## ALU
module ALU(
input clk,
input [15:0]a,b,
input [3*8:0] op,
output  reg [31:0]out
    );
Size in the first run: roughly 3100 cells after synthesis, roughly 90 I/O pins, about 0.018 mm^2 of cells after synthesis.
clock: 33.2 ns
lec_check: 0
abc_area: 1
cap_margin: 0
core_aspect_ratio: 0.58
core_margin: 2
core_utilization: 69
cts_cluster_diameter: 226
cts_cluster_size: 98
gpl_routability_driven: 1
place_density_lb_addon: 0.26
slew_margin: 20
tns_end_percent: 30
run.sh (not shown) runs the stock make flow with config.mk's settings and CLKGATE_MAP_FILE=.
Then changed:
--- a/flow/config.mk
+++ b/flow/config.mk
@@ -9,6 +9,6 @@
 export CAP_MARGIN = 0
-export CORE_ASPECT_RATIO = 0.58
+export CORE_ASPECT_RATIO = 1.74
 export CORE_MARGIN = 2
-export CORE_UTILIZATION = 69
-export CTS_CLUSTER_DIAMETER = 226
+export CORE_UTILIZATION = 48
+export CTS_CLUSTER_DIAMETER = 369
 export CTS_CLUSTER_SIZE = 98
What happened:
- The new run finished with timing, DRC and antenna clean
- area after synthesis does not change
- cell area grows slightly
- first-iteration DRC count fell by well over a third
- non-clock buffer count falls by 1

The RTL this note starts from:
==> flow/design.v <==
`timescale 1ns / 1ps
module logical(
input [15:0] a,b,
input [3*8:0] sel,
output reg [15:0] x
    );
 always@(*)
begin
    case(sel)
    "~": 
            x=~a;
    "|": 
            x=a|b;
    "&": 
            x=a&b;
    "~&": 
            x=~(a&b);
    "~|": 
            x=~(a|b);
    "^": 
            x=a^b;
    "~^": 
            x=~(a^b);
    "<<": 
            x=a<<1;
    ">>": 
            x=a>>1;
    "asl": 
            x={a[14:0],1'b0};
    "asr": 
            x={a[15],a[15:1]};
    "rol": 
            x={a[14:0],a[15]};
    "ror": 
            x={a[0],a[15:1]};  
    "cmp": 
            if(a>b)
                x=1;
             else if(a<b)
                x=16'hffff;
             else
                x=0;  
     default:
            x=0;
     endcase
end
endmodule
`timescale 1ns / 1ps
module arithmetic(
input [15:0] A,
input [15:0] B,
input [8:0] sel,
output reg [15:0] Sum,
output reg Cout
    );
wire [15:0] B_comp;
twos_comp TC(B,B_comp);
reg [15:0] b;
wire [15:0] S1;
wire c1;
adder A1( A, b, S1, c1);
always @(*)
case(sel)
"+" : begin
        b = B;
        Sum = S1;
        Cout = c1;
      end
"-" : begin
        b = B_comp;
        Sum = S1;
        Cout = 0;
      end       
default : begin
        b = B;
        Sum = 0;
        Cout = 0;
        end       
endcase 
endmodule
module adder(
input [15:0] A,
input [15:0] B,
output [15:0] Sum,
output Cout
    );
wire [2:0] cout_cla;
wire Cin;
assign Cin = 0;
carry_look_ahead CLA1(A[3:0],B[3:0], Cin, cout_cla[0]);
carry_look_ahead CLA2(A[7:4],B[7:4], cout_cla[0], cout_cla[1]);
carry_look_ahead CLA3(A[11:8],B[11:8], cout_cla[1], cout_cla[2] );  
carry_look_ahead CLA4(A[15:12],B[15:12], cout_cla[2], Cout );
ripple_carry_adder RCA1(A[3:0], B[3:0], Cin, Sum[3:0]);
ripple_carry_adder RCA2(A[7:4], B[7:4],cout_cla[0], Sum[7:4]);
ripple_carry_adder RCA3(A[11:8], B[11:8], cout_cla[1], Sum[11:8]);
ripple_carry_adder RCA4(A[15:12], B[15:12], cout_cla[2], Sum[15:12]);  
endmodule
module full_adder(
input a, b, cin,
output sum, cout
);
    assign sum = a ^ b ^ cin;
    assign cout = (a & b) | (b & cin) | (cin & a);
endmodule
module ripple_carry_adder(
    input [3:0] a, b,
    input cin,
    output [3:0] sum
);
    wire [3:0] c;
    full_adder FA1(a[0], b[0], cin, sum[0], c[0]);
    full_adder FA2(a[1], b[1], c[0], sum[1], c[1]);
    full_adder FA3(a[2], b[2], c[1], sum[2], c[2]);
    full_adder FA4(a[3], b[3], c[2], sum[3], c[3]);
endmodule
module carry_look_ahead(
input [3:0]a,b,
input Cin,
output Cout1);
wire [3:0]p,g;
assign p = a^b;
assign g = a&b;
assign Cout1 =  g[3] | (p[3] & g[2]) | (p[3] & p[2] & g[1]) | (p[3] & p[2] & p[1] & g[0]) | (p[3] & p[2] & p[1] & p[0] & Cin);
endmodule
module twos_comp(
input [15:0]B,
output [15:0]B_comp
);
assign B_comp = ~B + 1'b1;
endmodule
`timescale 1ns / 1ps
module multiplier( input clk, input[15:0]A1, B1, output reg [31:0] C);
integer i;
reg [31:0]A2;
reg [15:0]B2;
always@(posedge clk )
begin
		C=0;
		A2[15:0]=A1;
		A2[31:16]=0;
		B2=B1;
        for (i=0;i<16;i=i+1)
        begin
			if(B1[i]==1'b0)
			begin
				C=C+0;
			end
			else
			begin
				C=C+(A1<<i);
			end
		end
end
endmodule
`timescale 1ns / 1ps
module ALU(
input clk,
input [15:0]a,b,
input [3*8:0] op,
output  reg [31:0]out
    );
wire [15:0]z1,z2;
wire [31:0]z3;
reg [15:0] a1, a2, a3, b1, b2, b3;
reg [1:0] sel;
wire Cout;
always @(*)
if(  op == "" || op == "~" || op == "|" || op == "&" || op == "~&" || op == "~|" ||
     op == "^" || op == "~^" || op == ">>" || op == "<<" || op == "asr" || 
     op == "asl" || op == "ror" || op == "rol" || op == "cmp" )
 sel = 2'b00;
else if(op == "+" || op == "-")
    sel = 2'b01;
else if( op == "*" )
    sel = 2'b10;
else
    sel = 2'b00;
logical L(a1, b1, op, z1);
arithmetic AA1( a2,b2,op,z2,Cout);
multiplier M( clk,a3, b3, z3);
always @(*)
case(sel)
2'b00 : begin
        a1 = a;
        a2 = 0;
        a3 = 0;
        b1 = b;
        b2 = 0;
        b3 = 0;
        out[15:0] = z1;
        out[31:16] = 0;
        end
2'b01  : begin
        a1 = 0;
        a2 = a;
        a3 = 0;
        b1 = 0;
        b2 = b;
        b3 = 0;
        out[15:0] = z2;
        out[16] = Cout;
        out[31:17] = 0;
        end     
default :  begin
        a1 = 0;
        a2 = 0;
        a3 = a;
        b1 = 0;
        b2 = 0;
        b3 = b;
       out = z3;
        end            
endcase
endmodule
Settings: LEC_CHECK=0, ABC_AREA=1, CAP_MARGIN=20, CORE_MARGIN=2, CORE_UTILIZATION=60, CTS_CLUSTER_DIAMETER=94, SLEW_MARGIN=20; clock period 18.8 ns.
The baseline aborted during global routing with GRT-0116.
Change:
Settings changed: CORE_UTILIZATION 60 to 72, CTS_CLUSTER_SIZE set to 100, PLACE_DENSITY set to 0.42, TNS_END_PERCENT set to 5.
The new run ended with an error in detailed placement; area after synthesis stays the same; synthesized cell count is unchanged; die size goes down by 16%.
Change:
Settings changed: ABC_AREA 1 to unset, CORE_UTILIZATION 72 to 40, CTS_CLUSTER_DIAMETER 94 to unset, CTS_CLUSTER_SIZE 100 to unset, PLACE_DENSITY 0.42 to unset, TNS_END_PERCENT 5 to unset.
Clock period 18.8 ns to 28.0 ns, I/O delays scaled along.
=> The changed run completed without violations; synthesized cell count came out lower by about 16%; die area came out higher by about 80%; area after synthesis came out lower by about 0.8%.
Change:
Settings changed: CORE_UTILIZATION 40 to 70, CTS_CLUSTER_DIAMETER set to 190, CTS_CLUSTER_SIZE set to 93.
The new run completed without violations.
Setup slack is worse by 610 ps.
Hold slack is about the same.
Cell count falls by 8.1%.
Global-route usage rises by 17 points.
Synthesized area is unchanged.
Die size falls by about 40%.
Wire length falls by about 3.4%.
First-iteration DRC count rises by 68%.
